## run 1
## fpga3
module fpga3(
    input [3:0] SW,
    input rot_A, input rot_B, input rot_dwn,
    input BTN0, input BTN1, input BTN2,
    input reset, input clk,
    output [7:0] LED,
	 output R, output G, output B,
	 output h_sync, output v_sync
    );
clock: 50.0 ns
lec_check: 0
abc_area: 1
cap_margin: 5
cell_pad_in_sites_global_placement: 1
core_margin: 2
core_utilization: 40
cts_cluster_diameter: 337
cts_cluster_size: 98
place_density: 0.43
slew_margin: 20
tns_end_percent: 35
run.sh (not shown) runs the stock make flow with config.mk's settings and CLKGATE_MAP_FILE=.
Input-level comparison between run 2 and run 1:
Settings: swapping 35 for 40 in TNS_END_PERCENT; putting GPL_ROUTABILITY_DRIVEN at 0 where nothing was set; clearing PLACE_DENSITY, which used to be 0.43; swapping 98 for 100 in CTS_CLUSTER_SIZE; swapping 5 for 20 in CAP_MARGIN; swapping 337 for 169 in CTS_CLUSTER_DIAMETER; clearing CELL_PAD_IN_SITES_GLOBAL_PLACEMENT, which used to be 1; clearing ABC_AREA, which used to be 1.
==> comparison <==
Global router's overall resource usage is lower on run 2. Chip area line of the yosys report: run 2 vs run 1 down about 3.7%. In the flow results for run 1 and run 2, the global-route wire length before repair is smaller on run 2. Synthesized cell count on run 2 is down relative to run 1. Run 2 has setup slack of the most critical reg-to-reg path above what run 1 had. Compared to run 1, run 2 shows a narrower setup margin. Run 2: area added between synthesis and finish 0.30 points below run 1. Summary: with run 1 as the reference, via count in run 2 moved down by a few percent.
Inputs modified between run 2 and run 3:
Settings: swapping 20 for 0 in CAP_MARGIN; swapping 40 for 35 in TNS_END_PERCENT; clearing GPL_ROUTABILITY_DRIVEN, which used to be 0; putting PLACE_DENSITY_LB_ADDON at 0.15 where nothing was set; clearing CTS_CLUSTER_DIAMETER, which used to be 169; swapping 20 for 15 in SLEW_MARGIN; putting CELL_PAD_IN_SITES_GLOBAL_PLACEMENT at 3 where nothing was set; swapping 40 for 21 in CORE_UTILIZATION; clearing CTS_CLUSTER_SIZE, which used to be 100.
Results
- Run 3 vs run 2, worst-path cell with the longest stage delay: sky130_fd_sc_hd__nor3_2 vs sky130_fd_sc_hd__nor4_1
- Run 3 vs run 2: violation tally from detailed-route iteration zero down
- Diff run 2 -> run 3: area overhead of the layout relative to synthesis increased by 4.2 points relative to the old numbers; cell depth of the worst setup path barely changed.
- Against run 2, run 3 reports a final instance area that is higher.
- Taking run 2 as the reference, in run 3 setup slack at placement saw a decrease.
For run 4, these inputs were changed with respect to run 3:
Settings: swapping 21 for 61 in CORE_UTILIZATION; clearing PLACE_DENSITY_LB_ADDON, which used to be 0.15; putting PLACE_DENSITY at 0.43 where nothing was set; putting CTS_CLUSTER_SIZE at 98 where nothing was set; swapping 0 for 5 in CAP_MARGIN; swapping 3 for 1 in CELL_PAD_IN_SITES_GLOBAL_PLACEMENT; putting CORE_ASPECT_RATIO at 1.81 where nothing was set; swapping 15 for 20 in SLEW_MARGIN; putting CTS_CLUSTER_DIAMETER at 337 where nothing was set; putting ABC_AREA at 1 where nothing was set.
--- outcome ---
Going from run 3 to run 4, routed wirelength normalized by instance count lost 13%, non-clock buffer count decreased by 32% relative to the old numbers, sequential share of layout area did not really move.
The flow did not stop early for run 4: all stages ran, and the layout cleared the timing, DRC and antenna checks.


## before
Starting RTL as in the previous note.
Settings: LEC_CHECK=0, ABC_AREA=1, CAP_MARGIN=40, CORE_ASPECT_RATIO=0.5, CORE_MARGIN=2, CORE_UTILIZATION=57, CTS_CLUSTER_DIAMETER=333, CTS_CLUSTER_SIZE=100, GPL_ROUTABILITY_DRIVEN=0, PLACE_DENSITY=0.86, SLEW_MARGIN=20, TNS_END_PERCENT=5; clock period 50.0 ns.
--- input diff before..after ---
- a deleted CTS_CLUSTER_SIZE that had been 100
- an added CELL_PAD_IN_SITES_GLOBAL_PLACEMENT of 3
- a change of PLACE_DENSITY from 0.86 to 0.76
- a deleted CORE_ASPECT_RATIO that had been 0.5
- a change of TNS_END_PERCENT from 5 to 40
- a change of CAP_MARGIN from 40 to 10
- a deleted CTS_CLUSTER_DIAMETER that had been 333
- a change of CORE_UTILIZATION from 57 to 21
- an added MAX_ROUTING_LAYER of met4
- a change of SLEW_MARGIN from 20 to 15
Diff after and before: layout clock buffer count lower in after
Re yosys stat chip area: no difference whatsoever between after and before.
For after and before, there was not a single run that failed to finish clean.
~same flop share of the area in after and before
Taking before as the reference point, the slew of the pin with the lowest slew margin of after rises by 0.24 ns.
When the final numbers for after and before were put side by side, the number of violations reported at the end of detailed-routing iteration 0 turned out to be greater in before.
